### run.sh
#!/bin/bash
# the make line also repeats each setting of config.mk as NAME=value (left out here)
make -C /OpenROAD-flow-scripts/flow DESIGN_CONFIG=/design/flow/config.mk WORK_HOME=/design/flow/orfs CLKGATE_MAP_FILE= finish
### config.mk
export PLATFORM = sky130hd
export DESIGN_NAME = isc_cpu_top
export DESIGN_NICKNAME = isc_cpu_top
export VERILOG_FILES = /design/flow/design.v
export SDC_FILE = /design/flow/constraint.sdc
export NUM_CORES = 4
export LEC_CHECK = 0
export CAP_MARGIN = 20
export CORE_MARGIN = 2
export CORE_UTILIZATION = 64
export HOLD_SLACK_MARGIN = -0.09
export PLACE_DENSITY = 0.6
export SLEW_MARGIN = 20
export TNS_END_PERCENT = 5
### constraint.sdc
create_clock -name core_clock -period 24.5 [get_ports {clk_i}]
set_input_delay 4.9000 -clock core_clock [delete_from_list [all_inputs] [get_ports {clk_i}]]
set_output_delay 4.9000 -clock core_clock [all_outputs]
set_load 0.01 [all_outputs]
### design.v
module rom
(
     clk_i
    ,rst_i
    ,pc_i
    ,w_rom_data_i
    ,w_rom_addr_i
    ,en_w_rom_i
    ,inst_o
);
    input clk_i;
    input rst_i;
    input [15:0] pc_i;
    input [31:0] w_rom_data_i;
    input [15:0] w_rom_addr_i;
    input en_w_rom_i; 
    output reg [31:0] inst_o;
reg [31:0] ROM[31:0];
integer row;
always @(posedge clk_i) begin
    if (rst_i == 1'b1) begin
        inst_o <= 32'b00010001010000000000000000000000;
        for(row = 0; row <= 31; row = row + 1)
            ROM[row] <= 32'b00010001010000000000000000000000;
    end
    else if (en_w_rom_i == 1'b1) begin
        inst_o <= 32'b00010001000000000000000000000000;
        ROM[w_rom_addr_i[4:0]] <= w_rom_data_i;
    end
    else begin
        inst_o <= ROM[pc_i[4:0]];
    end
end
endmodule
module ram
(
     clk_i
    ,rst_i
    ,en_w_ram_i
    ,w_ram_data_i
    ,w_ram_addr_i
    ,r_ram_addr_i
    ,r_ram_data_o
);
    input clk_i;
    input rst_i;
    input en_w_ram_i;
    input [7:0] w_ram_data_i;
    input [15:0] w_ram_addr_i;
    input [15:0] r_ram_addr_i;
    output reg [7:0] r_ram_data_o;
reg [7:0] RAM[31:0];
integer row;
always @(posedge clk_i) begin
    if (rst_i == 1'b1) begin
        r_ram_data_o <= 0;
        for(row = 0; row <= 31; row = row + 1)
            RAM[row] <= 0;
    end
    else if (en_w_ram_i == 1'b1) begin
        r_ram_data_o <= 0;
        RAM[w_ram_addr_i[4:0]] <= w_ram_data_i;
    end
    else begin
        r_ram_data_o <= RAM[r_ram_addr_i[4:0]];
    end
end
endmodule
module register
(
     clk_i
    ,rst_i
    ,en_w_reg_i
    ,w_reg_data_1_i
    ,w_reg_data_2_i
    ,w_reg_addr_1_i
    ,w_reg_addr_2_i
    ,r_reg_addr_1_i
    ,r_reg_addr_2_i
    ,r_reg_addr_3_i
    ,r_reg_addr_4_i
    ,r_reg_data_1_o
    ,r_reg_data_2_o
    ,r_reg_data_3_o
    ,r_reg_data_4_o
    ,reg_watcher_o
);
    input clk_i;
    input rst_i;
    input en_w_reg_i;
    input [7:0] w_reg_data_1_i;
    input [7:0] w_reg_data_2_i;
    input [4:0] w_reg_addr_1_i;
    input [4:0] w_reg_addr_2_i;
    input [4:0] r_reg_addr_1_i;
    input [4:0] r_reg_addr_2_i;
    input [4:0] r_reg_addr_3_i;
    input [4:0] r_reg_addr_4_i;
    output reg [7:0] r_reg_data_1_o;
    output reg [7:0] r_reg_data_2_o;
    output reg [7:0] r_reg_data_3_o;
    output reg [7:0] r_reg_data_4_o;
    output wire [7:0] reg_watcher_o;
reg [7:0] REG[31:0];  
integer row;
always @(posedge clk_i) begin
    if (rst_i == 1'b1) begin
        r_reg_data_1_o <= 0;
        r_reg_data_2_o <= 0;
        r_reg_data_3_o <= 0;
        r_reg_data_4_o <= 0;
        for(row = 0; row <= 31; row = row + 1)
            REG[row] <= 0;
    end
    else if (en_w_reg_i == 1'b1) begin
        r_reg_data_1_o <= 0;
        r_reg_data_2_o <= 0;
        r_reg_data_3_o <= 0;
        r_reg_data_4_o <= 0;
        REG[w_reg_addr_1_i] <= w_reg_data_1_i;
        REG[w_reg_addr_2_i] <= w_reg_data_2_i;
    end
    else begin
        r_reg_data_1_o <= REG[r_reg_addr_1_i];
        r_reg_data_2_o <= REG[r_reg_addr_2_i];
        r_reg_data_3_o <= REG[r_reg_addr_3_i];
        r_reg_data_4_o <= REG[r_reg_addr_4_i];
    end
end
assign reg_watcher_o = REG[5'd22];
endmodule
module inst_mode
(
     clk_i
    ,rst_i
    ,mode_sel_i
    ,imm_inst_i
    ,rom_inst_i
    ,inst_o
);
    input clk_i;
    input rst_i;
    input mode_sel_i;
    input [31:0] imm_inst_i;
    input [31:0] rom_inst_i;
    output [31:0] inst_o;
reg [1:0] bubble_counter;
always @(posedge clk_i) begin
    if (rst_i == 1'b1) begin
        bubble_counter <= 0;
    end
    else if(mode_sel_i == 1'b1) begin
        if (bubble_counter == 3) begin
            bubble_counter <= 0;
        end
        else begin
            bubble_counter <= bubble_counter + 1;
        end
    end
    else begin
        bubble_counter <= 0;
    end
end
assign inst_o = (bubble_counter == 0)?((mode_sel_i)?rom_inst_i:imm_inst_i):32'b00010001000000000000000000000000;
endmodule
module decode
(
     inst_i
    ,alu_o
    ,pc_o
    ,reg_o
    ,imm_o
    ,mem_o
    ,reg_addr_1_o
    ,reg_addr_2_o
    ,reg_addr_3_o
    ,reg_addr_4_o
    ,ram_addr_o
    ,imm_data_1_o
    ,imm_data_2_o
    ,npu_ram_addr_o
    ,npu_w_reg_addr_o
);
    input [31:0] inst_i;
    output [7:0] alu_o;
    output [1:0] pc_o;
    output [1:0] reg_o;
    output imm_o;
    output mem_o;
    output [4:0] reg_addr_1_o;
    output [4:0] reg_addr_2_o;
    output [4:0] reg_addr_3_o;
    output [4:0] reg_addr_4_o;
    output [15:0] ram_addr_o;
    output [7:0] imm_data_1_o;
    output [7:0] imm_data_2_o;
    output [7:0] npu_ram_addr_o;
    output [4:0] npu_w_reg_addr_o;
function [4:0] reg_addr_1;
    input [31:0] inst_i;
    case(inst_i[19])
        1'b1: begin
            case(inst_i[31:24])
                8'b00000001: reg_addr_1 = inst_i[9:5];
                8'b00000010: reg_addr_1 = inst_i[9:5];
                8'b00000101: reg_addr_1 = inst_i[9:5];
                8'b00000110: reg_addr_1 = inst_i[9:5];
                8'b00000111: reg_addr_1 = inst_i[9:5];
                8'b00001000: reg_addr_1 = inst_i[9:5];
                8'b00001001: reg_addr_1 = inst_i[9:5];
                8'b00001010: reg_addr_1 = inst_i[9:5];
                default: reg_addr_1 = 8'b00000000;
            endcase
        end
        1'b0: begin
            case(inst_i[31:24])
                8'b00000001: reg_addr_1 = inst_i[17:13];
                8'b00000010: reg_addr_1 = inst_i[17:13];
                8'b00000011: reg_addr_1 = inst_i[17:13];
                8'b00000100: reg_addr_1 = inst_i[17:13];
                8'b00000101: reg_addr_1 = inst_i[17:13];
                8'b00000110: reg_addr_1 = inst_i[17:13];
                8'b00000111: reg_addr_1 = inst_i[17:13];
                8'b00001000: reg_addr_1 = inst_i[17:13];
                8'b00001001: reg_addr_1 = inst_i[17:13];
                8'b00001010: reg_addr_1 = inst_i[17:13];            
                8'b00001011: reg_addr_1 = inst_i[17:13];
                8'b00001101: reg_addr_1 = inst_i[17:13];
                8'b00001110: reg_addr_1 = inst_i[17:13];
                8'b00001111: reg_addr_1 = inst_i[17:13];
                8'b00010000: reg_addr_1 = inst_i[17:13];
                8'b00010001: reg_addr_1 = 8'b00000000;
                8'b00010010:  reg_addr_1 = 5'd27;
                default: reg_addr_1 = 8'b00000000;
            endcase
        end
        default: reg_addr_1 = 8'b00000000;
    endcase
endfunction
function [4:0] reg_addr_2;
    input [31:0] inst_i;
    case(inst_i[19])
        1'b1: begin
            case(inst_i[31:24])
                8'b00000001: reg_addr_2 = inst_i[4:0];
                8'b00000010: reg_addr_2 = inst_i[4:0];
                8'b00000101: reg_addr_2 = inst_i[4:0];
                8'b00000110: reg_addr_2 = inst_i[4:0];
                8'b00001000: reg_addr_2 = inst_i[4:0];
                8'b00001001: reg_addr_2 = inst_i[4:0];
                default: reg_addr_2 = 8'b00000000;
            endcase
        end
        1'b0: begin
            case(inst_i[31:24])
                8'b00000001: reg_addr_2 = inst_i[12:8];
                8'b00000010: reg_addr_2 = inst_i[12:8];
                8'b00000011: reg_addr_2 = inst_i[12:8];
                8'b00000100: reg_addr_2 = inst_i[12:8];
                8'b00000101: reg_addr_2 = inst_i[12:8];
                8'b00000110: reg_addr_2 = inst_i[12:8];
                8'b00000111: reg_addr_2 = inst_i[12:8];
                8'b00001000: reg_addr_2 = inst_i[12:8];
                8'b00001001: reg_addr_2 = inst_i[12:8];
                8'b00001010: reg_addr_2 = inst_i[12:8];            
                8'b00001011: reg_addr_2 = inst_i[12:8];
                8'b00001101: reg_addr_2 = inst_i[12:8];
                8'b00001110: reg_addr_2 = inst_i[12:8];
                8'b00001111: reg_addr_2 = inst_i[12:8];
                8'b00010000: reg_addr_2 = inst_i[12:8];
                8'b00010001: reg_addr_2 = 8'b00000000;
                default: reg_addr_2 = 8'b00000000;
            endcase
        end
        default: reg_addr_2 = 8'b00000000;
    endcase
endfunction
function [4:0] reg_addr_3;
    input [31:0] inst_i;
    case(inst_i[19])
        1'b1: begin
            case(inst_i[31:24])
                default: reg_addr_3 = 8'b00000000;
            endcase
        end
        1'b0: begin
            case(inst_i[31:24])
                8'b00000001: reg_addr_3 = inst_i[7:3];
                8'b00000010: reg_addr_3 = inst_i[7:3];
                8'b00000011: reg_addr_3 = inst_i[7:3];
                8'b00000100: reg_addr_3 = 5'd24;
                8'b00000101: reg_addr_3 = inst_i[7:3];
                8'b00000110: reg_addr_3 = inst_i[7:3];
                8'b00001000: reg_addr_3 = inst_i[7:3];
                8'b00001001: reg_addr_3 = inst_i[7:3];           
                8'b00001011: reg_addr_3 = inst_i[7:3];
                8'b00001110: reg_addr_3 = 5'd30;
                8'b00001111: reg_addr_3 = 5'd30;
                8'b00010000: reg_addr_3 = inst_i[7:3];
                8'b00010001: reg_addr_3 = 8'b00000000;
                default: reg_addr_3 = 8'b00000000;
            endcase
        end
        default: reg_addr_3 = 8'b00000000;
    endcase
endfunction
function [4:0] reg_addr_4;
    input [31:0] inst_i;
    case(inst_i[19])
        1'b1: begin
            case(inst_i[31:24])
                default: reg_addr_4 = 8'b00000000;
            endcase
        end
        1'b0: begin
            case(inst_i[31:24])
                8'b00000100: reg_addr_4 = 5'd23;
                8'b00001110: reg_addr_4 = 5'd29;
                8'b00001111: reg_addr_4 = 5'd29;
                8'b00010001: reg_addr_4 = 8'b00000000;
                default: reg_addr_4 = 8'b00000000;
            endcase
        end
        default: reg_addr_4 = 8'b00000000;
    endcase
endfunction
function [7:0] imm_data_1;
    input [31:0]inst_i;
    case(inst_i[19])
        1'b1: begin
            case(inst_i[31:24])
                8'b00000001: imm_data_1 = inst_i[17:10];
                8'b00000010: imm_data_1 = inst_i[17:10];
                8'b00000101: imm_data_1 = inst_i[17:10];
                8'b00000110: imm_data_1 = inst_i[17:10];
                8'b00000111: imm_data_1 = inst_i[17:10];
                8'b00001000: imm_data_1 = inst_i[17:10];
                8'b00001001: imm_data_1 = inst_i[17:10];
                8'b00001010: imm_data_1 = inst_i[17:10];
                8'b00001100: imm_data_1 = inst_i[17:10];
                default: imm_data_1 = 8'b00000000;
            endcase
        end
        1'b0: begin
            case(inst_i[31:24])
                default: imm_data_1 = 8'b00000000;
            endcase
        end
        default: imm_data_1 = 8'b00000000;
    endcase
endfunction
function [7:0] imm_data_2;
    input [31:0]inst_i;
    case(inst_i[19])
        1'b1: begin
            case(inst_i[31:24])
                8'b00001100: imm_data_2 = inst_i[9:2];
                default: imm_data_2 = 8'b00000000;
            endcase
        end
        1'b0: begin
            case(inst_i[31:24])
                default: imm_data_2 = 8'b00000000;
            endcase
        end
        default: imm_data_2 = 8'b00000000;
    endcase
endfunction
assign alu_o = inst_i[31:24];
assign pc_o = inst_i[23:22];
assign reg_o = inst_i[21:20];
assign imm_o = inst_i[19];
assign mem_o = inst_i[18];
assign reg_addr_1_o = reg_addr_1(inst_i);
assign reg_addr_2_o = reg_addr_2(inst_i);
assign reg_addr_3_o = reg_addr_3(inst_i);
assign reg_addr_4_o = reg_addr_4(inst_i);
assign ram_addr_o = (alu_o == 8'b00001100)?inst_i[17:2]:8'b00000000;
assign imm_data_1_o = imm_data_1(inst_i);
assign imm_data_2_o = imm_data_2(inst_i);
assign npu_ram_addr_o = inst_i[17:10];
assign npu_w_reg_addr_o = inst_i[9:5];
endmodule
module inst_buffer
(
     clk_i
    ,rst_i
    ,alu_i
    ,pc_i
    ,reg_i
    ,imm_i
    ,mem_i
    ,reg_addr_1_i
    ,reg_addr_2_i
    ,reg_addr_3_i
    ,reg_addr_4_i
    ,ram_addr_i
    ,imm_data_1_i
    ,imm_data_2_i
    ,npu_ram_addr_i
    ,npu_w_reg_addr_i
    ,alu_o
    ,pc_o
    ,reg_o
    ,imm_o
    ,mem_o
    ,reg_addr_1_o
    ,reg_addr_2_o
    ,reg_addr_3_o
    ,reg_addr_4_o
    ,ram_addr_o
    ,imm_data_1_o
    ,imm_data_2_o
    ,npu_ram_addr_o
    ,npu_w_reg_addr_o
);
    input clk_i;
    input rst_i;
    input [7:0] alu_i;
    input [1:0] pc_i;
    input [1:0] reg_i;
    input imm_i;
    input mem_i;
    input [4:0] reg_addr_1_i;
    input [4:0] reg_addr_2_i;
    input [4:0] reg_addr_3_i;
    input [4:0] reg_addr_4_i;
    input [15:0] ram_addr_i;
    input [7:0] imm_data_1_i;
    input [7:0] imm_data_2_i;
    input [7:0] npu_ram_addr_i;
    input [4:0] npu_w_reg_addr_i;
    output reg [7:0] alu_o;
    output reg [1:0] pc_o;
    output reg [1:0] reg_o;
    output reg imm_o;
    output reg mem_o;
    output reg [4:0] reg_addr_1_o;
    output reg [4:0] reg_addr_2_o;
    output reg [4:0] reg_addr_3_o;
    output reg [4:0] reg_addr_4_o;
    output reg [15:0] ram_addr_o;
    output reg [7:0] imm_data_1_o;
    output reg [7:0] imm_data_2_o;
    output reg [7:0] npu_ram_addr_o;
    output reg [4:0] npu_w_reg_addr_o;
always @(posedge clk_i) begin
    if (rst_i == 1'b1) begin
        alu_o <= 0;
        pc_o <= 0;
        reg_o <= 0;
        imm_o <= 0;
        mem_o <= 0;
        reg_addr_1_o <= 0;
        reg_addr_2_o <= 0;
        reg_addr_3_o <= 0;
        reg_addr_4_o <= 0;
        ram_addr_o <= 0;
        npu_ram_addr_o <= 0;
        npu_w_reg_addr_o <= 0;
    end
    else begin
        alu_o <= alu_i;
        pc_o <= pc_i;
        reg_o <= reg_i;
        imm_o <= imm_i;
        mem_o <= mem_i;
        reg_addr_1_o <= reg_addr_1_i;
        reg_addr_2_o <= reg_addr_2_i;
        reg_addr_3_o <= reg_addr_3_i;
        reg_addr_4_o <= reg_addr_4_i;
        ram_addr_o <= ram_addr_i;
        imm_data_1_o <= imm_data_1_i;
        imm_data_2_o <= imm_data_2_i;
        npu_ram_addr_o <= npu_ram_addr_i;
        npu_w_reg_addr_o <= npu_w_reg_addr_i;
    end
end
endmodule
module alu
(
     clk_i
    ,rst_i
    ,mode_sel_i
    ,alu_i
    ,pc_i
    ,reg_i
    ,imm_i
    ,mem_i
    ,reg_addr_1_i
    ,reg_addr_2_i
    ,reg_addr_3_i
    ,reg_addr_4_i
    ,ram_addr_i
    ,imm_data_1_i
    ,imm_data_2_i
    ,r_ram_data_i
    ,r_reg_data_1_i
    ,r_reg_data_2_i
    ,r_reg_data_3_i
    ,r_reg_data_4_i
    ,r_pc_data_i
    ,en_w_reg_o
    ,en_w_ram_o
    ,w_ram_data_o
    ,w_ram_addr_o
    ,w_reg_data_1_o
    ,w_reg_data_2_o
    ,w_reg_addr_1_o
    ,w_reg_addr_2_o
    ,w_pc_data_o
);
    input clk_i;
    input rst_i;
    input mode_sel_i;
    input [7:0] alu_i;
    input [1:0] pc_i;
    input [1:0] reg_i;
    input imm_i;
    input mem_i;
    input [4:0] reg_addr_1_i;
    input [4:0] reg_addr_2_i;
    input [4:0] reg_addr_3_i;
    input [4:0] reg_addr_4_i;
    input [15:0] ram_addr_i;
    input [7:0] imm_data_1_i;
    input [7:0] imm_data_2_i;
    input [7:0] r_ram_data_i;
    input [7:0] r_reg_data_1_i;
    input [7:0] r_reg_data_2_i;
    input [7:0] r_reg_data_3_i;
    input [7:0] r_reg_data_4_i;
    input [15:0] r_pc_data_i;
    output reg en_w_reg_o;
    output reg en_w_ram_o;
    output reg [7:0] w_ram_data_o;
    output reg [15:0] w_ram_addr_o;
    output reg [7:0] w_reg_data_1_o;
    output reg [7:0] w_reg_data_2_o;
    output reg [4:0] w_reg_addr_1_o;
    output reg [4:0] w_reg_addr_2_o;
    output reg [15:0] w_pc_data_o;
wire [15:0] mul_imm_rslt;
wire [15:0] mul_reg_rslt;
wire [15:0] div_rslt;
assign mul_imm_rslt = r_reg_data_1_i * imm_data_1_i;
assign mul_reg_rslt = r_reg_data_1_i * r_reg_data_2_i;
assign div_rslt = ({r_reg_data_1_i, r_reg_data_2_i} == 16'd0) ? 16'hFFFF :
                  {r_reg_data_3_i, r_reg_data_4_i}/{r_reg_data_1_i, r_reg_data_2_i};
always @(posedge clk_i) begin
    if (rst_i == 1'b1) begin
        en_w_reg_o <= 0;
        en_w_ram_o <= 0;
        w_ram_data_o <= 0;
        w_ram_addr_o <= 0;
        w_reg_data_1_o <= 0;
        w_reg_data_2_o <= 0;
        w_reg_addr_1_o <= 0;
        w_reg_addr_2_o <= 0;
        w_pc_data_o <= 0;
    end
    else begin
        case(alu_i)
            8'b00000001: begin
                if (imm_i == 1'b1) begin
                    if (imm_data_1_i[7] == 1 && r_reg_data_1_i[7] == 1) begin
                        w_reg_addr_1_o <= reg_addr_2_i;
                        w_reg_addr_2_o <= 5'd26;
                        w_reg_data_1_o <= imm_data_1_i + r_reg_data_1_i;
                        w_reg_data_2_o <= 8'b11111111;
                    end
                    else begin
                        w_reg_addr_1_o <= reg_addr_2_i;
                        w_reg_addr_2_o <= 5'd26;
                        w_reg_data_1_o <= imm_data_1_i + r_reg_data_1_i;
                        w_reg_data_2_o <= 8'b00000000;
                    end
                end
                else begin
                    if (r_reg_data_2_i[7] == 1 && r_reg_data_1_i[7] == 1) begin
                        w_reg_addr_1_o <= reg_addr_3_i;
                        w_reg_addr_2_o <= 5'd26;
                        w_reg_data_1_o <= r_reg_data_2_i + r_reg_data_1_i;
                        w_reg_data_2_o <= 8'b11111111;
                    end
                    else begin
                        w_reg_addr_1_o <= reg_addr_3_i;
                        w_reg_addr_2_o <= 5'd26;
                        w_reg_data_1_o <= r_reg_data_2_i + r_reg_data_1_i;
                        w_reg_data_2_o <= 8'b00000000;
                    end
                end
                en_w_reg_o <= 1;
                en_w_ram_o <= 0;
                w_ram_data_o <= 0;
                w_ram_addr_o <= 0;
                if (mode_sel_i == 1'b0) begin
                    w_pc_data_o <= r_pc_data_i;
                end
                else begin
                    if (r_pc_data_i >= 31) begin
                        w_pc_data_o <= 0;
                    end
                    else begin
                        w_pc_data_o <= r_pc_data_i + 1;
                    end
                end
            end
            8'b00000010: begin
                if (imm_i == 1'b1) begin
                    w_reg_addr_1_o <= reg_addr_2_i;
                    w_reg_addr_2_o <= 5'd25;
                    w_reg_data_1_o <= r_reg_data_1_i - imm_data_1_i;
                    if (imm_data_1_i <= r_reg_data_1_i) begin
                        w_reg_data_2_o <= 8'b00000000;
                    end
                    else begin
                        w_reg_data_2_o <= 8'b11111111;
                    end
                end
                else begin
                    w_reg_addr_1_o <= reg_addr_3_i;
                    w_reg_addr_2_o <= 5'd25;
                    w_reg_data_1_o <= r_reg_data_1_i - r_reg_data_2_i;
                    if (r_reg_data_2_i <= r_reg_data_1_i) begin
                        w_reg_data_2_o <= 8'b00000000;
                    end
                    else begin
                        w_reg_data_2_o <= 8'b11111111;
                    end
                end
                en_w_reg_o <= 1;
                en_w_ram_o <= 0;
                w_ram_data_o <= 0;
                w_ram_addr_o <= 0;
                if (mode_sel_i == 1'b0) begin
                    w_pc_data_o <= r_pc_data_i;
                end
                else begin
                    if (r_pc_data_i >= 31) begin
                        w_pc_data_o <= 0;
                    end
                    else begin
                        w_pc_data_o <= r_pc_data_i + 1;
                    end
                end
            end
            8'b00000011: begin
                if (imm_i == 1'b1) begin
                    w_reg_addr_1_o <= 5'd24;
                    w_reg_addr_2_o <= 5'd23;
                    w_reg_data_1_o <= mul_imm_rslt[15:8];
                    w_reg_data_2_o <= mul_imm_rslt[7:0];
                end
                else begin
                    w_reg_addr_1_o <= 5'd24;
                    w_reg_addr_2_o <= 5'd23;
                    w_reg_data_1_o <= mul_reg_rslt[15:8];
                    w_reg_data_2_o <= mul_reg_rslt[7:0];
                end
                en_w_reg_o <= 1;
                en_w_ram_o <= 0;
                w_ram_data_o <= 0;
                w_ram_addr_o <= 0;
                if (mode_sel_i == 1'b0) begin
                    w_pc_data_o <= r_pc_data_i;
                end
                else begin
                    if (r_pc_data_i >= 31) begin
                        w_pc_data_o <= 0;
                    end
                    else begin
                        w_pc_data_o <= r_pc_data_i + 1;
                    end
                end
            end
            8'b00000100: begin
                if (imm_i == 1'b1) begin
                    en_w_reg_o <= 0;
                    en_w_ram_o <= 0;
                    w_ram_data_o <= 0;
                    w_ram_addr_o <= 0;
                    w_reg_data_1_o <= 0;
                    w_reg_data_2_o <= 0;
                    w_reg_addr_1_o <= 0;
                    w_reg_addr_2_o <= 0;
                end
                else begin
                    w_reg_addr_1_o <= 5'd24;
                    w_reg_addr_2_o <= 5'd23;
                    w_reg_data_1_o <= div_rslt[15:8];
                    w_reg_data_2_o <= div_rslt[7:0];
                end
                en_w_reg_o <= 1;
                en_w_ram_o <= 0;
                w_ram_data_o <= 0;
                w_ram_addr_o <= 0;
                if (mode_sel_i == 1'b0) begin
                    w_pc_data_o <= r_pc_data_i;
                end
                else begin
                    if (r_pc_data_i >= 31) begin
                        w_pc_data_o <= 0;
                    end
                    else begin
                        w_pc_data_o <= r_pc_data_i + 1;
                    end
                end
            end
            8'b00000101: begin
                if (imm_i == 1'b1) begin
                    w_reg_addr_1_o <= reg_addr_2_i;
                    w_reg_data_1_o <= imm_data_1_i & r_reg_data_1_i;
                end
                else begin
                    w_reg_addr_1_o <= reg_addr_3_i;
                    w_reg_data_1_o <= r_reg_data_2_i & r_reg_data_1_i;
                end
                w_reg_addr_2_o <= 5'd0;
                w_reg_data_2_o <= 8'b00000000;
                en_w_reg_o <= 1;
                en_w_ram_o <= 0;
                w_ram_data_o <= 0;
                w_ram_addr_o <= 0;
                if (mode_sel_i == 1'b0) begin
                    w_pc_data_o <= r_pc_data_i;
                end
                else begin
                    if (r_pc_data_i >= 31) begin
                        w_pc_data_o <= 0;
                    end
                    else begin
                        w_pc_data_o <= r_pc_data_i + 1;
                    end
                end
            end
            8'b00000110: begin
                if (imm_i == 1'b1) begin
                    w_reg_addr_1_o <= reg_addr_2_i;
                    w_reg_data_1_o <= imm_data_1_i | r_reg_data_1_i;
                end
                else begin
                    w_reg_addr_1_o <= reg_addr_3_i;
                    w_reg_data_1_o <= r_reg_data_2_i | r_reg_data_1_i;
                end
                w_reg_addr_2_o <= 5'd0;
                w_reg_data_2_o <= 8'b00000000;
                en_w_reg_o <= 1;
                en_w_ram_o <= 0;
                w_ram_data_o <= 0;
                w_ram_addr_o <= 0;
                if (mode_sel_i == 1'b0) begin
                    w_pc_data_o <= r_pc_data_i;
                end
                else begin
                    if (r_pc_data_i >= 31) begin
                        w_pc_data_o <= 0;
                    end
                    else begin
                        w_pc_data_o <= r_pc_data_i + 1;
                    end
                end
            end
            8'b00000111: begin
                if (imm_i == 1'b1) begin
                    w_reg_addr_1_o <= reg_addr_1_i;
                    w_reg_data_1_o <= ~ imm_data_1_i;
                end
                else begin
                    w_reg_addr_1_o <= reg_addr_2_i;
                    w_reg_data_1_o <= ~ r_reg_data_1_i;
                end
                w_reg_addr_2_o <= 5'd0;
                w_reg_data_2_o <= 8'b00000000;
                en_w_reg_o <= 1;
                en_w_ram_o <= 0;
                w_ram_data_o <= 0;
                w_ram_addr_o <= 0;
                if (mode_sel_i == 1'b0) begin
                    w_pc_data_o <= r_pc_data_i;
                end
                else begin
                    if (r_pc_data_i >= 31) begin
                        w_pc_data_o <= 0;
                    end
                    else begin
                        w_pc_data_o <= r_pc_data_i + 1;
                    end
                end
            end
            8'b00001000: begin
                if (imm_i == 1'b1) begin
                    w_reg_addr_1_o <= reg_addr_2_i;
                    w_reg_data_1_o <= r_reg_data_1_i >> imm_data_1_i;
                end
                else begin
                    w_reg_addr_1_o <= reg_addr_3_i;
                    w_reg_data_1_o <= r_reg_data_1_i >> r_reg_data_2_i;
                end
                w_reg_addr_2_o <= 5'd0;
                w_reg_data_2_o <= 8'b00000000;
                en_w_reg_o <= 1;
                en_w_ram_o <= 0;
                w_ram_data_o <= 0;
                w_ram_addr_o <= 0;
                if (mode_sel_i == 1'b0) begin
                    w_pc_data_o <= r_pc_data_i;
                end
                else begin
                    if (r_pc_data_i >= 31) begin
                        w_pc_data_o <= 0;
                    end
                    else begin
                        w_pc_data_o <= r_pc_data_i + 1;
                    end
                end
            end
            8'b00001001: begin
                if (imm_i == 1'b1) begin
                    w_reg_addr_1_o <= reg_addr_2_i;
                    w_reg_data_1_o <= r_reg_data_1_i << imm_data_1_i;
                end
                else begin
                    w_reg_addr_1_o <= reg_addr_3_i;
                    w_reg_data_1_o <= r_reg_data_1_i << r_reg_data_2_i;
                end
                w_reg_addr_2_o <= 5'd0;
                w_reg_data_2_o <= 8'b00000000;
                en_w_reg_o <= 1;
                en_w_ram_o <= 0;
                w_ram_data_o <= 0;
                w_ram_addr_o <= 0;
                if (mode_sel_i == 1'b0) begin
                    w_pc_data_o <= r_pc_data_i;
                end
                else begin
                    if (r_pc_data_i >= 31) begin
                        w_pc_data_o <= 0;
                    end
                    else begin
                        w_pc_data_o <= r_pc_data_i + 1;
                    end
                end
            end
            8'b00001010: begin
                if (imm_i == 1'b1) begin
                    w_reg_addr_1_o <= reg_addr_1_i;
                    w_reg_data_1_o <= imm_data_1_i;
                end
                else begin
                    w_reg_addr_1_o <= reg_addr_2_i;
                    w_reg_data_1_o <= r_reg_data_1_i;
                end
                w_reg_addr_2_o <= 5'd0;
                w_reg_data_2_o <= 8'b00000000;
                en_w_reg_o <= 1;
                en_w_ram_o <= 0;
                w_ram_data_o <= 0;
                w_ram_addr_o <= 0;
                if (mode_sel_i == 1'b0) begin
                    w_pc_data_o <= r_pc_data_i;
                end
                else begin
                    if (r_pc_data_i >= 31) begin
                        w_pc_data_o <= 0;
                    end
                    else begin
                        w_pc_data_o <= r_pc_data_i + 1;
                    end
                end
            end
            8'b00001011: begin
                if (imm_i == 1'b1) begin
                    en_w_reg_o <= 0;
                    en_w_ram_o <= 0;
                    w_ram_data_o <= 0;
                    w_ram_addr_o <= 0;
                    w_reg_data_1_o <= 0;
                    w_reg_data_2_o <= 0;
                    w_reg_addr_1_o <= 0;
                    w_reg_addr_2_o <= 0;
                end
                else begin
                    w_reg_addr_1_o <= 5'd0;
                    w_reg_data_1_o <= 8'b00000000;
                    w_reg_addr_2_o <= 5'd0;
                    w_reg_data_2_o <= 8'b00000000;
                    en_w_reg_o <= 0;
                    en_w_ram_o <= 1;
                    w_ram_data_o <= r_reg_data_1_i;
                    w_ram_addr_o <= {r_reg_data_2_i,r_reg_data_3_i};
                end
                if (mode_sel_i == 1'b0) begin
                    w_pc_data_o <= r_pc_data_i;
                end
                else begin
                    if (r_pc_data_i >= 31) begin
                        w_pc_data_o <= 0;
                    end
                    else begin
                        w_pc_data_o <= r_pc_data_i + 1;
                    end
                end
            end
            8'b00001100: begin
                if (imm_i == 1'b1) begin
                    en_w_reg_o <= 1;
                    en_w_ram_o <= 0;
                    w_ram_data_o <= 0;
                    w_ram_addr_o <= 0;
                    w_reg_data_1_o <= r_ram_data_i;
                    w_reg_data_2_o <= 5'd0;
                    w_reg_addr_1_o <= 5'd28;
                    w_reg_addr_2_o <= 8'b00000000;
                end
                else begin
                    en_w_reg_o <= 0;
                    en_w_ram_o <= 0;
                    w_ram_data_o <= 0;
                    w_ram_addr_o <= 0;
                    w_reg_data_1_o <= 0;
                    w_reg_data_2_o <= 0;
                    w_reg_addr_1_o <= 0;
                    w_reg_addr_2_o <= 0;
                end
                if (mode_sel_i == 1'b0) begin
                    w_pc_data_o <= r_pc_data_i;
                end
                else begin
                    if (r_pc_data_i >= 31) begin
                        w_pc_data_o <= 0;
                    end
                    else begin
                        w_pc_data_o <= r_pc_data_i + 1;
                    end
                end
            end
            8'b00001101: begin
                if (imm_i == 1'b1) begin
                    en_w_reg_o <= 0;
                    en_w_ram_o <= 0;
                    w_ram_data_o <= 0;
                    w_ram_addr_o <= 0;
                    w_reg_data_1_o <= 0;
                    w_reg_data_2_o <= 0;
                    w_reg_addr_1_o <= 0;
                    w_reg_addr_2_o <= 0;
                    w_pc_data_o <= r_pc_data_i + 1;
                end
                else begin
                    w_pc_data_o <= {r_reg_data_1_i,r_reg_data_2_i};
                end
            end
            8'b00001110: begin
                if (imm_i == 1'b1) begin
                    en_w_reg_o <= 0;
                    en_w_ram_o <= 0;
                    w_ram_data_o <= 0;
                    w_ram_addr_o <= 0;
                    w_reg_data_1_o <= 0;
                    w_reg_data_2_o <= 0;
                    w_reg_addr_1_o <= 0;
                    w_reg_addr_2_o <= 0;
                    w_pc_data_o <= r_pc_data_i + 1;
                end
                else begin
                    if (r_reg_data_1_i == r_reg_data_2_i) begin
                        w_pc_data_o <= {r_reg_data_3_i,r_reg_data_4_i};
                    end
                    else begin
                        w_pc_data_o <= r_pc_data_i + 1;
                    end
                end
            end
            8'b00001111: begin
                if (imm_i == 1'b1) begin
                    en_w_reg_o <= 0;
                    en_w_ram_o <= 0;
                    w_ram_data_o <= 0;
                    w_ram_addr_o <= 0;
                    w_reg_data_1_o <= 0;
                    w_reg_data_2_o <= 0;
                    w_reg_addr_1_o <= 0;
                    w_reg_addr_2_o <= 0;
                    w_pc_data_o <= r_pc_data_i + 1;
                end
                else begin
                    if (r_reg_data_1_i != r_reg_data_2_i) begin
                        w_pc_data_o <= {r_reg_data_3_i,r_reg_data_4_i};
                    end
                    else begin
                        w_pc_data_o <= r_pc_data_i + 1;
                    end
                end
            end
            8'b00010000: begin
                if (imm_i == 1'b1) begin
                    en_w_reg_o <= 0;
                    w_reg_data_1_o <= 0;
                    w_reg_data_2_o <= 0;
                    w_reg_addr_1_o <= 0;
                    w_reg_addr_2_o <= 0;
                end
                else begin
                    en_w_reg_o <= 1;
                    w_reg_data_1_o <= (r_reg_data_1_i > r_reg_data_2_i)?r_reg_data_1_i:r_reg_data_2_i;
                    w_reg_data_2_o <= (r_reg_data_1_i > r_reg_data_2_i)?8'b11111111:8'b00000000;
                    w_reg_addr_1_o <= r_reg_data_3_i;
                    w_reg_addr_2_o <= 5'd31;
                end
                en_w_ram_o <= 0;
                w_ram_data_o <= 0;
                w_ram_addr_o <= 0;
                if (mode_sel_i == 1'b0) begin
                    w_pc_data_o <= r_pc_data_i;
                end
                else begin
                    if (r_pc_data_i >= 31) begin
                        w_pc_data_o <= 0;
                    end
                    else begin
                        w_pc_data_o <= r_pc_data_i + 1;
                    end
                end
            end
            8'b00010001: begin
                en_w_ram_o <= 0;
                en_w_reg_o <= 0;
                w_ram_data_o <= 0;
                w_ram_addr_o <= 0;
                w_reg_data_1_o <= 0;
                w_reg_data_2_o <= 0;
                w_reg_addr_1_o <= 0;
                w_reg_addr_2_o <= 0;
                if (pc_i == 2'b00 || pc_i == 2'b11 || mode_sel_i == 1'b0) begin
                    w_pc_data_o <= r_pc_data_i;
                end
                else begin
                    if (r_pc_data_i >= 31) begin
                        w_pc_data_o <= 0;
                    end
                    else begin
                        w_pc_data_o <= r_pc_data_i + 1;
                    end
                end
            end
            8'b00010010: begin  
                if (imm_i == 1'b1) begin
                    en_w_reg_o <= 0;
                    en_w_ram_o <= 0;
                    w_ram_data_o <= 0;
                    w_ram_addr_o <= 0;
                    w_reg_data_1_o <= 0;
                    w_reg_data_2_o <= 0;
                    w_reg_addr_1_o <= 0;
                    w_reg_addr_2_o <= 0;
                    if (mode_sel_i == 1'b0) begin
                        w_pc_data_o <= r_pc_data_i;
                    end
                    else begin
                        if (r_pc_data_i >= 31) begin
                            w_pc_data_o <= 0;
                        end
                        else begin
                            w_pc_data_o <= r_pc_data_i + 1;
                        end
                    end
                end
                else begin
                    en_w_reg_o <= 0;
                    en_w_ram_o <= 0;
                    w_ram_data_o <= 0;
                    w_ram_addr_o <= 0;
                    w_reg_data_1_o <= 0;
                    w_reg_data_2_o <= 0;
                    w_reg_addr_1_o <= 0;
                    w_reg_addr_2_o <= 0;
                    if (mode_sel_i == 1'b0) begin
                        w_pc_data_o <= r_pc_data_i;
                    end
                    else begin
                        if (r_pc_data_i >= 31) begin
                            w_pc_data_o <= 0;
                        end
                        else begin
                            w_pc_data_o <= r_pc_data_i + 1;
                        end
                    end
                end
            end
            default: begin
                en_w_ram_o <= 0;
                en_w_reg_o <= 0;
                w_ram_data_o <= 0;
                w_ram_addr_o <= 0;
                w_reg_data_1_o <= 0;
                w_reg_data_2_o <= 0;
                w_reg_addr_1_o <= 0;
                w_reg_addr_2_o <= 0;
                if (mode_sel_i == 1'b0) begin
                    w_pc_data_o <= r_pc_data_i;
                end
                else begin
                    if (r_pc_data_i >= 31) begin
                        w_pc_data_o <= 0;
                    end
                    else begin
                        w_pc_data_o <= r_pc_data_i + 1;
                    end
                end
            end
        endcase
    end
end
endmodule
module isc_cpu_top
(
     clk_i
    ,rst_i
    ,rst_rom_i
    ,mode_sel_i
    ,en_w_rom_i
    ,w_rom_addr_i
    ,w_rom_data_i
    ,instruction_i
    ,reg_watcher_o
    ,pc_o
    ,wb_en_o
    ,wb_addr_1_o
    ,wb_data_1_o
    ,wb_addr_2_o
    ,wb_data_2_o
);
    input clk_i;
    input rst_i;
    input rst_rom_i;
    input mode_sel_i;
    input en_w_rom_i;
    input [15:0] w_rom_addr_i;
    input [31:0] w_rom_data_i;
    input [31:0] instruction_i;
    output [7:0] reg_watcher_o;
    output [15:0] pc_o;
    output wb_en_o;
    output [4:0] wb_addr_1_o;
    output [7:0] wb_data_1_o;
    output [4:0] wb_addr_2_o;
    output [7:0] wb_data_2_o;
wire [15:0] pc_s30;
wire [1:0] pc_sgin_s12;
wire [1:0] pc_sgin_s23;
wire [31:0] rom_inst_s12;
wire [31:0] inst_s12;
wire [7:0] alu_s12;
wire [1:0] reg_s12;
wire imm_s12;
wire mem_s12;
wire [4:0] r_reg_addr_1_s12;
wire [4:0] r_reg_addr_2_s12;
wire [4:0] r_reg_addr_3_s12;
wire [4:0] r_reg_addr_4_s12;
wire [15:0] r_ram_addr_s12;
wire [7:0] imm_data_1_s12;
wire [7:0] imm_data_2_s12;
wire [7:0] npu_ram_addr_s12;
wire [4:0] npu_w_reg_addr_s12;
wire [7:0] alu_s23;
wire [1:0] reg_s23;
wire imm_s23;
wire mem_s23;
wire [4:0] r_reg_addr_1_s23;
wire [4:0] r_reg_addr_2_s23;
wire [4:0] r_reg_addr_3_s23;
wire [4:0] r_reg_addr_4_s23;
wire [15:0] r_ram_addr_s23;
wire [7:0] imm_data_1_s23;
wire [7:0] imm_data_2_s23;
wire [7:0] npu_ram_addr_s23;
wire [4:0] npu_w_reg_addr_s23;
wire [7:0] r_reg_data_1;
wire [7:0] r_reg_data_2;
wire [7:0] r_reg_data_3;
wire [7:0] r_reg_data_4;
wire [7:0] r_ram_data;
wire en_w_reg;
wire en_w_ram;
wire [7:0] w_ram_data;
wire [15:0] w_ram_addr;
wire [7:0] w_reg_data_1;
wire [7:0] w_reg_data_2;
wire [4:0] w_reg_addr_1;
wire [4:0] w_reg_addr_2;
rom rom(
     .clk_i(clk_i)
    ,.rst_i(rst_rom_i)
    ,.pc_i(pc_s30)
    ,.w_rom_data_i(w_rom_data_i)
    ,.w_rom_addr_i(w_rom_addr_i)
    ,.en_w_rom_i(en_w_rom_i)
    ,.inst_o(rom_inst_s12)
);
inst_mode inst_mode(
     .clk_i(clk_i)
    ,.rst_i(rst_i)
    ,.mode_sel_i(mode_sel_i)
    ,.imm_inst_i(instruction_i)
    ,.rom_inst_i(rom_inst_s12)
    ,.inst_o(inst_s12)
);
decode decode(
     .inst_i(inst_s12)
    ,.alu_o(alu_s12)
    ,.pc_o(pc_sgin_s12)
    ,.reg_o(reg_s12)
    ,.imm_o(imm_s12)
    ,.mem_o(mem_s12)
    ,.reg_addr_1_o(r_reg_addr_1_s12)
    ,.reg_addr_2_o(r_reg_addr_2_s12)
    ,.reg_addr_3_o(r_reg_addr_3_s12)
    ,.reg_addr_4_o(r_reg_addr_4_s12)
    ,.ram_addr_o(r_ram_addr_s12)
    ,.imm_data_1_o(imm_data_1_s12)
    ,.imm_data_2_o(imm_data_2_s12)
    ,.npu_ram_addr_o(npu_ram_addr_s12)
    ,.npu_w_reg_addr_o(npu_w_reg_addr_s12)
);
ram ram(
     .clk_i(clk_i)
    ,.rst_i(rst_i)
    ,.en_w_ram_i(en_w_ram)
    ,.w_ram_data_i(w_ram_data)
    ,.w_ram_addr_i(w_ram_addr)
    ,.r_ram_addr_i(r_ram_addr_s12)
    ,.r_ram_data_o(r_ram_data)
);
register register(
     .clk_i(clk_i)
    ,.rst_i(rst_i)
    ,.en_w_reg_i(en_w_reg)
    ,.w_reg_data_1_i(w_reg_data_1)
    ,.w_reg_data_2_i(w_reg_data_2)
    ,.w_reg_addr_1_i(w_reg_addr_1)
    ,.w_reg_addr_2_i(w_reg_addr_2)
    ,.r_reg_addr_1_i(r_reg_addr_1_s12)
    ,.r_reg_addr_2_i(r_reg_addr_2_s12)
    ,.r_reg_addr_3_i(r_reg_addr_3_s12)
    ,.r_reg_addr_4_i(r_reg_addr_4_s12)
    ,.r_reg_data_1_o(r_reg_data_1)
    ,.r_reg_data_2_o(r_reg_data_2)
    ,.r_reg_data_3_o(r_reg_data_3)
    ,.r_reg_data_4_o(r_reg_data_4)
    ,.reg_watcher_o(reg_watcher_o)
);
inst_buffer inst_buffer(
     .clk_i(clk_i)
    ,.rst_i(rst_i)
    ,.alu_i(alu_s12)
    ,.pc_i(pc_sgin_s12)
    ,.reg_i(reg_s12)
    ,.imm_i(imm_s12)
    ,.mem_i(mem_s12)
    ,.reg_addr_1_i(r_reg_addr_1_s12)
    ,.reg_addr_2_i(r_reg_addr_2_s12)
    ,.reg_addr_3_i(r_reg_addr_3_s12)
    ,.reg_addr_4_i(r_reg_addr_4_s12)
    ,.ram_addr_i(r_ram_addr_s12)
    ,.imm_data_1_i(imm_data_1_s12)
    ,.imm_data_2_i(imm_data_2_s12)
    ,.npu_ram_addr_i(npu_ram_addr_s12)
    ,.npu_w_reg_addr_i(npu_w_reg_addr_s12)
    ,.alu_o(alu_s23)
    ,.pc_o(pc_sgin_s23)
    ,.reg_o(reg_s23)
    ,.imm_o(imm_s23)
    ,.mem_o(mem_s23)
    ,.reg_addr_1_o(r_reg_addr_1_s23)
    ,.reg_addr_2_o(r_reg_addr_2_s23)
    ,.reg_addr_3_o(r_reg_addr_3_s23)
    ,.reg_addr_4_o(r_reg_addr_4_s23)
    ,.ram_addr_o(r_ram_addr_s23)
    ,.imm_data_1_o(imm_data_1_s23)
    ,.imm_data_2_o(imm_data_2_s23)
    ,.npu_ram_addr_o(npu_ram_addr_s23)
    ,.npu_w_reg_addr_o(npu_w_reg_addr_s23)
);
alu alu(
     .clk_i(clk_i)
    ,.rst_i(rst_i)
    ,.mode_sel_i(mode_sel_i)
    ,.alu_i(alu_s23)
    ,.pc_i(pc_sgin_s23)
    ,.reg_i(reg_s23)
    ,.imm_i(imm_s23)
    ,.mem_i(mem_s23)
    ,.reg_addr_1_i(r_reg_addr_1_s23)
    ,.reg_addr_2_i(r_reg_addr_2_s23)
    ,.reg_addr_3_i(r_reg_addr_3_s23)
    ,.reg_addr_4_i(r_reg_addr_4_s23)
    ,.ram_addr_i(r_ram_addr_s23)
    ,.imm_data_1_i(imm_data_1_s23)
    ,.imm_data_2_i(imm_data_2_s23)
    ,.r_ram_data_i(r_ram_data)
    ,.r_reg_data_1_i(r_reg_data_1)
    ,.r_reg_data_2_i(r_reg_data_2)
    ,.r_reg_data_3_i(r_reg_data_3)
    ,.r_reg_data_4_i(r_reg_data_4)
    ,.r_pc_data_i(pc_s30)
    ,.en_w_reg_o(en_w_reg)
    ,.en_w_ram_o(en_w_ram)
    ,.w_ram_data_o(w_ram_data)
    ,.w_ram_addr_o(w_ram_addr)
    ,.w_reg_data_1_o(w_reg_data_1)
    ,.w_reg_data_2_o(w_reg_data_2)
    ,.w_reg_addr_1_o(w_reg_addr_1)
    ,.w_reg_addr_2_o(w_reg_addr_2)
    ,.w_pc_data_o(pc_s30)
);
assign pc_o = pc_s30;
assign wb_en_o = en_w_reg;
assign wb_addr_1_o = w_reg_addr_1;
assign wb_data_1_o = w_reg_data_1;
assign wb_addr_2_o = w_reg_addr_2;
assign wb_data_2_o = w_reg_data_2;
endmodule
==> results of run 1 <==
[per-stage QoR]
step	util, %	instance area, sq um
6_report	72.95	104500
3_3_place_gp	68.34	97930
2_1_floorplan	-	92510
3_5_place_dp	68.37	97980
5_1_grt	72.94	104500
4_1_cts	72.48	103900
[layout make-up]
type | instances | area, sq um
Timing Repair Buffer | 738 | 5877
Tap cell | 1903 | 2381
Multi-Input combinational cell | 5438 | 43690
Antenna cell | 8 | 20.02
Fill cell | 9666 | 38760
Inverter | 192 | 733.2
Clock buffer | 207 | 4252
Clock inverter | 84 | 897.1
Sequential cell | 1607 | 46700
[metal layers]
metal  routed length, microns  part of all wire (%)
met3                    34850                    11
met2                   142800                    47
met4                    19350                   6.3
met1                   109300                    36
met5                      138                 0.045
[timing repair]
item | in CTS | in global routing
buffers inserted | 33 | 28
pin swaps | 74 | 93
gates cloned | 1 | 0
gates resized | 104 | 101
endpoints found under the hold margin | 0 | 0
setup endpoints to repair | 1 | 2
==> impl_metrics.prom, run 1 <==
# HELP chip_impl_metric Yosys and OpenROAD flow results
# TYPE chip_impl_metric gauge
chip_impl_metric{name="routabilityCongestion",unit=""} 1.037
chip_impl_metric{name="gr-usage-all-layers",unit="%"} 41.13
chip_impl_info{name="run_status",value="failed layout checks"} 1
chip_impl_info{name="topCellsByArea",value="sky130_fd_sc_hd__edfxtp_1, sky130_fd_sc_hd__and2_1, sky130_fd_sc_hd__mux4_2"} 1
chip_impl_metric{name="yosys_area",unit="sq um"} 92170
chip_impl_metric{name="number_of_top_level_pins",unit=""} 136
chip_impl_info{name="clock-root-buffer",value="sky130_fd_sc_hd__clkbuf_16"} 1
chip_impl_metric{name="largest_net_degree_at_the_start_of_global_routing",unit=""} 130
chip_impl_info{name="timing.critical_path.mode_cell",value="sky130_fd_sc_hd__ha_4"} 1
chip_impl_info{name="netlist.top_cell.by_instances",value="sky130_fd_sc_hd__edfxtp_1"} 1
chip_impl_info{name="path_delay_family",value="AND-OR/OR-AND gates"} 1
chip_impl_metric{name="regToRegSetupSlack",unit="ps"} -40
chip_impl_metric{name="final_cell_count_no_fill",unit=""} 10177
chip_impl_info{name="rsz0062_at_grt",value="true"} 1
chip_impl_metric{name="netlist_area",unit="sq um"} 92170
chip_impl_metric{name="worst_path_largest_cell_delay",unit="ps"} 510
chip_impl_metric{name="core_area",unit="sq um"} 143300
chip_impl_metric{name="worst_clock_skew",unit="ps"} 65.97
chip_impl_metric{name="area_growth_syn_to_layout",unit="%"} 13.43
chip_impl_metric{name="grt_first_pass_wirelength",unit="microns"} 441900
chip_impl_metric{name="yosys.area_share.adder",unit="%"} 5.158
chip_impl_metric{name="mux_share",unit="%"} 12.58
chip_impl_info{name="hold-path-endpoint",value="inst_mode.bubble_counter[0]$_SDFF_PP0_"} 1
chip_impl_metric{name="routedWlPerCell",unit="microns"} 30.12
chip_impl_info{name="rr_endpoint",value="alu.w_reg_data_2_o[0]$_SDFFE_PP0P_"} 1
chip_impl_info{name="holdCritPathClass",value="reg2reg"} 1
chip_impl_metric{name="number_of_synthesis_warnings",unit=""} 7
chip_impl_info{name="r2r_start",value="register.r_reg_data_1_o[0]$_SDFF_PP0_"} 1
chip_impl_metric{name="total_length_of_routed_wires",unit="microns"} 306500
chip_impl_info{name="global_route.peak_usage_layer",value="met2"} 1
chip_impl_metric{name="fmaxAchievable",unit="MHz"} 40.75
chip_impl_metric{name="fp_nets",unit=""} 8307
chip_impl_metric{name="via_count_of_the_first_global_routing_pass",unit=""} 67995
chip_impl_metric{name="ctsHtreeMaxLevel",unit=""} 4
chip_impl_metric{name="chip_area",unit="sq um"} 147100
chip_impl_metric{name="final_period_minus_worst_setup_slack",unit="ps"} 24540
chip_impl_info{name="largest_logic_family",value="simple AND/OR/NAND/NOR gates"} 1
chip_impl_metric{name="yosysTopAreaCellShare",unit="%"} 47.18
chip_impl_metric{name="setup-tns-final",unit="ps"} -38.91
chip_impl_metric{name="die-height",unit="microns"} 383.5
chip_impl_metric{name="synth-xor-area-share",unit="%"} 1.036
chip_impl_metric{name="drtAntennaViolNets",unit=""} 0
chip_impl_metric{name="path_clk_slew",unit="ps"} 70
chip_impl_metric{name="worst_ep_required_time",unit="ps"} 25170
chip_impl_metric{name="setup_viol",unit=""} 1
chip_impl_info{name="layout_checks_that_failed",value="negative setup slack"} 1
chip_impl_info{name="startpoint",value="register.r_reg_data_1_o[0]$_SDFF_PP0_"} 1
chip_impl_metric{name="tritoncts.num_buffers",unit=""} 161
chip_impl_metric{name="grt.overflow.total",unit=""} 0
chip_impl_metric{name="synth_cells",unit=""} 7887
chip_impl_metric{name="hold-path-cell-count",unit=""} 1
chip_impl_metric{name="fin_ws",unit="ps"} -38.91
chip_impl_metric{name="postSynthRegisterBits",unit=""} 1607
chip_impl_metric{name="timing.final.crit_share",unit="%"} 100.2
chip_impl_metric{name="timing_max_transition_violations_final",unit=""} 0
chip_impl_metric{name="clock_sink_count",unit=""} 1607
chip_impl_info{name="path_class",value="reg2reg"} 1
chip_impl_metric{name="num_vias",unit=""} 69879
chip_impl_metric{name="drtPass1Iterations",unit=""} 7
chip_impl_metric{name="yosys_cells",unit=""} 7887
chip_impl_metric{name="async_flop_share",unit="%"} 0
chip_impl_metric{name="max-clock-path-buffers",unit=""} 3
chip_impl_metric{name="ys_sh_simple",unit="%"} 16.34
chip_impl_metric{name="place.port_buffers",unit=""} 118
chip_impl_metric{name="std_cell_rows",unit=""} 139
chip_impl_metric{name="final_nets",unit=""} 8558
chip_impl_metric{name="crit_arrival",unit="ps"} 25210
chip_impl_info{name="netlist_top_cells_count",value="sky130_fd_sc_hd__edfxtp_1, sky130_fd_sc_hd__and2_1, sky130_fd_sc_hd__nand2_1"} 1
chip_impl_metric{name="worst-path-buf-inv",unit=""} 11
chip_impl_metric{name="max-cap-violations",unit=""} 0
chip_impl_metric{name="edff_count_synth",unit=""} 1448
chip_impl_info{name="timing.critical_path.from_type",value="register"} 1
chip_impl_metric{name="worst-path-max-fanout",unit=""} 8
chip_impl_info{name="critPathCapture",value="alu.w_reg_data_2_o[0]$_SDFFE_PP0P_"} 1
chip_impl_metric{name="grt.met2_usage",unit="%"} 65.54
chip_impl_metric{name="fin_hold_ws",unit="ps"} 478.1
chip_impl_metric{name="synth.cellmix.compoundShare",unit="%"} 10.71
chip_impl_metric{name="cp_num_cells",unit=""} 124
chip_impl_metric{name="detail_placement_hpwl",unit="microns"} 192700
chip_impl_metric{name="fp_util",unit="%"} 64.32
chip_impl_metric{name="detail_route.vias_per_cell",unit=""} 6.866
chip_impl_info{name="synthDominantAreaCellType",value="sky130_fd_sc_hd__edfxtp_1"} 1
chip_impl_metric{name="r2r.worst_path.cells",unit=""} 124
chip_impl_metric{name="hold_violations",unit=""} 0
chip_impl_metric{name="synth_area_per_cell",unit="sq um"} 11.69
chip_impl_metric{name="yosysSeqAreaShare",unit="%"} 50.63
chip_impl_metric{name="post-place-cells",unit=""} 9815
chip_impl_metric{name="worstMarginPinSlew",unit="ps"} 1266
chip_impl_info{name="hold_path_startpoint",value="inst_mode.bubble_counter[0]$_SDFF_PP0_"} 1
chip_impl_info{name="worst_setup_path_end_kind",value="register"} 1
chip_impl_metric{name="clock_latency",unit="ps"} 850
chip_impl_metric{name="globalRouteMet3Util",unit="%"} 10.64
chip_impl_metric{name="warning_count",unit=""} 93
chip_impl_metric{name="post_cts_hold_buffer_count",unit=""} 0
chip_impl_metric{name="drc",unit=""} 0
chip_impl_metric{name="die_w",unit="microns"} 383.5
chip_impl_info{name="flop_cell",value="sky130_fd_sc_hd__edfxtp_1"} 1
chip_impl_metric{name="grt_util_met1",unit="%"} 51.79
chip_impl_metric{name="initial_antenna_violation_count",unit=""} 16
chip_impl_metric{name="max-slew-margin-rel",unit="%"} 15.62
chip_impl_info{name="crit_slowest_cell",value="sky130_fd_sc_hd__or4b_4"} 1
chip_impl_metric{name="post_synth_num_cell_types",unit=""} 90
chip_impl_info{name="tritoncts",value="built"} 1
chip_impl_metric{name="pre_cts_slack",unit="ps"} -1219
chip_impl_metric{name="first_iter_violations",unit=""} 8762
==> run 2, diff against run 1 <==
- CAP_MARGIN: 20 -> 40
- CORE_UTILIZATION: 64 -> 72
- HOLD_SLACK_MARGIN: -0.09 -> not set
- PLACE_DENSITY: 0.6 -> not set
- SETUP_SLACK_MARGIN: not set -> -0.41
- TNS_END_PERCENT: 5 -> not set
- clock period: 24.5 -> 22.5 ns (I/O delays scaled with it)
==> impl_metrics.prom, run 2 <==
# HELP chip_impl_metric Yosys and OpenROAD flow results
# TYPE chip_impl_metric gauge
chip_impl_info{name="timing.critical_path.mode_cell",value="sky130_fd_sc_hd__a21o_1"} 1
chip_impl_info{name="tritoncts",value="built"} 1
chip_impl_metric{name="hold-path-cell-count",unit=""} 1
chip_impl_info{name="crit_slowest_cell",value="sky130_fd_sc_hd__or4b_4"} 1
chip_impl_info{name="largest_logic_family",value="simple AND/OR/NAND/NOR gates"} 1
chip_impl_metric{name="grt_first_pass_wirelength",unit="microns"} 476500
chip_impl_metric{name="final_nets",unit=""} 8747
chip_impl_metric{name="first_iter_violations",unit=""} 13832
chip_impl_metric{name="mux_share",unit="%"} 12.58
chip_impl_info{name="layout_checks_that_failed",value="negative setup slack"} 1
chip_impl_info{name="holdCritPathClass",value="reg2reg"} 1
chip_impl_metric{name="fin_hold_ws",unit="ps"} 496.9
chip_impl_info{name="netlist_top_cells_count",value="sky130_fd_sc_hd__edfxtp_1, sky130_fd_sc_hd__and2_1, sky130_fd_sc_hd__nand2_1"} 1
chip_impl_metric{name="setup-tns-final",unit="ps"} -3186
chip_impl_metric{name="die-height",unit="microns"} 361.8
chip_impl_info{name="critPathCapture",value="alu.w_reg_data_2_o[0]$_SDFFE_PP0P_"} 1
chip_impl_metric{name="crit_arrival",unit="ps"} 25500
chip_impl_metric{name="hold_violations",unit=""} 0
chip_impl_metric{name="worst_clock_skew",unit="ps"} 63.43
chip_impl_metric{name="largest_net_degree_at_the_start_of_global_routing",unit=""} 130
chip_impl_metric{name="yosys_area",unit="sq um"} 92170
chip_impl_metric{name="synth-xor-area-share",unit="%"} 1.036
chip_impl_metric{name="std_cell_rows",unit=""} 131
chip_impl_info{name="worst_setup_path_end_kind",value="register"} 1
chip_impl_metric{name="max-cap-violations",unit=""} 0
chip_impl_info{name="startpoint",value="register.r_reg_data_1_o[0]$_SDFF_PP0_"} 1
chip_impl_metric{name="yosys_cells",unit=""} 7887
chip_impl_info{name="rsz0062_at_grt",value="true"} 1
chip_impl_metric{name="yosysTopAreaCellShare",unit="%"} 47.18
chip_impl_metric{name="worst_ep_required_time",unit="ps"} 23210
chip_impl_info{name="hold_path_startpoint",value="inst_mode.bubble_counter[0]$_SDFF_PP0_"} 1
chip_impl_metric{name="number_of_top_level_pins",unit=""} 136
chip_impl_metric{name="worst-path-buf-inv",unit=""} 11
chip_impl_metric{name="timing_max_transition_violations_final",unit=""} 0
chip_impl_metric{name="worst_path_largest_cell_delay",unit="ps"} 530
chip_impl_metric{name="initial_antenna_violation_count",unit=""} 19
chip_impl_metric{name="ys_sh_simple",unit="%"} 16.34
chip_impl_metric{name="worstMarginPinSlew",unit="ps"} 982.9
chip_impl_metric{name="tritoncts.num_buffers",unit=""} 158
chip_impl_metric{name="ctsHtreeMaxLevel",unit=""} 4
chip_impl_metric{name="path_clk_slew",unit="ps"} 80
chip_impl_metric{name="post_synth_num_cell_types",unit=""} 90
chip_impl_info{name="timing.critical_path.from_type",value="register"} 1
chip_impl_metric{name="cp_num_cells",unit=""} 120
chip_impl_metric{name="via_count_of_the_first_global_routing_pass",unit=""} 73889
chip_impl_info{name="path_class",value="reg2reg"} 1
chip_impl_metric{name="fin_util",unit="%"} 83.70
chip_impl_metric{name="regToRegSetupSlack",unit="ps"} -2280
chip_impl_metric{name="async_flop_share",unit="%"} 0
chip_impl_metric{name="netlist_area",unit="sq um"} 92170
chip_impl_metric{name="fp_nets",unit=""} 8307
chip_impl_metric{name="synth_area_per_cell",unit="sq um"} 11.69
chip_impl_metric{name="drc",unit=""} 0
chip_impl_metric{name="clock_sink_count",unit=""} 1607
chip_impl_metric{name="drtAntennaViolNets",unit=""} 0
chip_impl_metric{name="synth.cellmix.compoundShare",unit="%"} 10.71
chip_impl_metric{name="dpl_cell_area",unit="sq um"} 99900
chip_impl_metric{name="yosys.area_share.adder",unit="%"} 5.158
chip_impl_metric{name="r2r.worst_path.cells",unit=""} 120
chip_impl_metric{name="num_vias",unit=""} 75879
chip_impl_metric{name="edff_count_synth",unit=""} 1448
chip_impl_metric{name="area_growth_syn_to_layout",unit="%"} 15.66
chip_impl_metric{name="max-slew-margin-rel",unit="%"} 33.97
chip_impl_metric{name="drtPass1Iterations",unit=""} 10
chip_impl_info{name="clock-root-buffer",value="sky130_fd_sc_hd__clkbuf_16"} 1
chip_impl_info{name="r2r_start",value="register.r_reg_data_1_o[0]$_SDFF_PP0_"} 1
chip_impl_info{name="flop_cell",value="sky130_fd_sc_hd__edfxtp_1"} 1
chip_impl_metric{name="post-place-cells",unit=""} 9720
chip_impl_metric{name="final_cell_count_no_fill",unit=""} 10122
chip_impl_metric{name="final_period_minus_worst_setup_slack",unit="ps"} 24780
chip_impl_metric{name="chip_area",unit="sq um"} 130900
chip_impl_metric{name="fp_util",unit="%"} 72.37
chip_impl_metric{name="postSynthRegisterBits",unit=""} 1607
chip_impl_metric{name="max-clock-path-buffers",unit=""} 3
chip_impl_metric{name="worst-path-max-fanout",unit=""} 7
chip_impl_metric{name="fmaxAchievable",unit="MHz"} 40.35
chip_impl_metric{name="routabilityCongestion",unit=""} 1.051
chip_impl_metric{name="final_cell_area",unit="sq um"} 106600
chip_impl_metric{name="grt.overflow.total",unit=""} 0
chip_impl_metric{name="timing.final.crit_share",unit="%"} 110.1
chip_impl_metric{name="clock_latency",unit="ps"} 860
chip_impl_info{name="synthDominantAreaCellType",value="sky130_fd_sc_hd__edfxtp_1"} 1
chip_impl_metric{name="synth_cells",unit=""} 7887
chip_impl_info{name="rr_endpoint",value="alu.w_reg_data_2_o[0]$_SDFFE_PP0P_"} 1
chip_impl_metric{name="fin_ws",unit="ps"} -2283
chip_impl_metric{name="yosysSeqAreaShare",unit="%"} 50.63
chip_impl_metric{name="warning_count",unit=""} 80
chip_impl_metric{name="pre_cts_slack",unit="ps"} -3196
chip_impl_metric{name="number_of_synthesis_warnings",unit=""} 7
chip_impl_info{name="path_delay_family",value="AND-OR/OR-AND gates"} 1
chip_impl_info{name="run_status",value="failed layout checks"} 1
chip_impl_metric{name="routedWlPerCell",unit="microns"} 32.96
chip_impl_metric{name="place.port_buffers",unit=""} 118
chip_impl_metric{name="setup_viol",unit=""} 2
chip_impl_metric{name="core_area",unit="sq um"} 127400
chip_impl_metric{name="gr-usage-all-layers",unit="%"} 49.81
chip_impl_info{name="hold-path-endpoint",value="inst_mode.bubble_counter[0]$_SDFF_PP0_"} 1
chip_impl_metric{name="total_length_of_routed_wires",unit="microns"} 333600
chip_impl_metric{name="die_w",unit="microns"} 361.8
chip_impl_info{name="topCellsByArea",value="sky130_fd_sc_hd__edfxtp_1, sky130_fd_sc_hd__and2_1, sky130_fd_sc_hd__mux4_2"} 1
chip_impl_info{name="netlist.top_cell.by_instances",value="sky130_fd_sc_hd__edfxtp_1"} 1
chip_impl_metric{name="detail_route.vias_per_cell",unit=""} 7.496
chip_impl_metric{name="detail_placement_hpwl",unit="microns"} 202200
==> run 2: area by class of cell <==
class / instances / area (sq um)
sequential: 1607 / 46710
multi-input combinational: 5438 / 43760
fill: 6417 / 20750
timing repair buffer: 930 / 8467
clock buffer: 211 / 4235
tap: 1662 / 2079
inverter: 192 / 734.5
clock inverter: 70 / 593.1
antenna: 12 / 30.03
==> run 2: layer usage <==
metal	global-route usage, %	vias to the layer above	routed length, microns
met3	15.27	2086	49850
met4	38.40	20	32540
li1	-	30291	-
met5	0	-	135
met1	60.56	35903	104500
met2	74.89	7579	146600
==> run 2: repair_timing <==
item                                    in CTS  in global routing
cloned                                       0                  1
endpoints found under the setup margin       2                  2
pin swaps                                   34                111
hold buffers                                 0                  0
setup buffers                               17                 55
resized                                     52                136
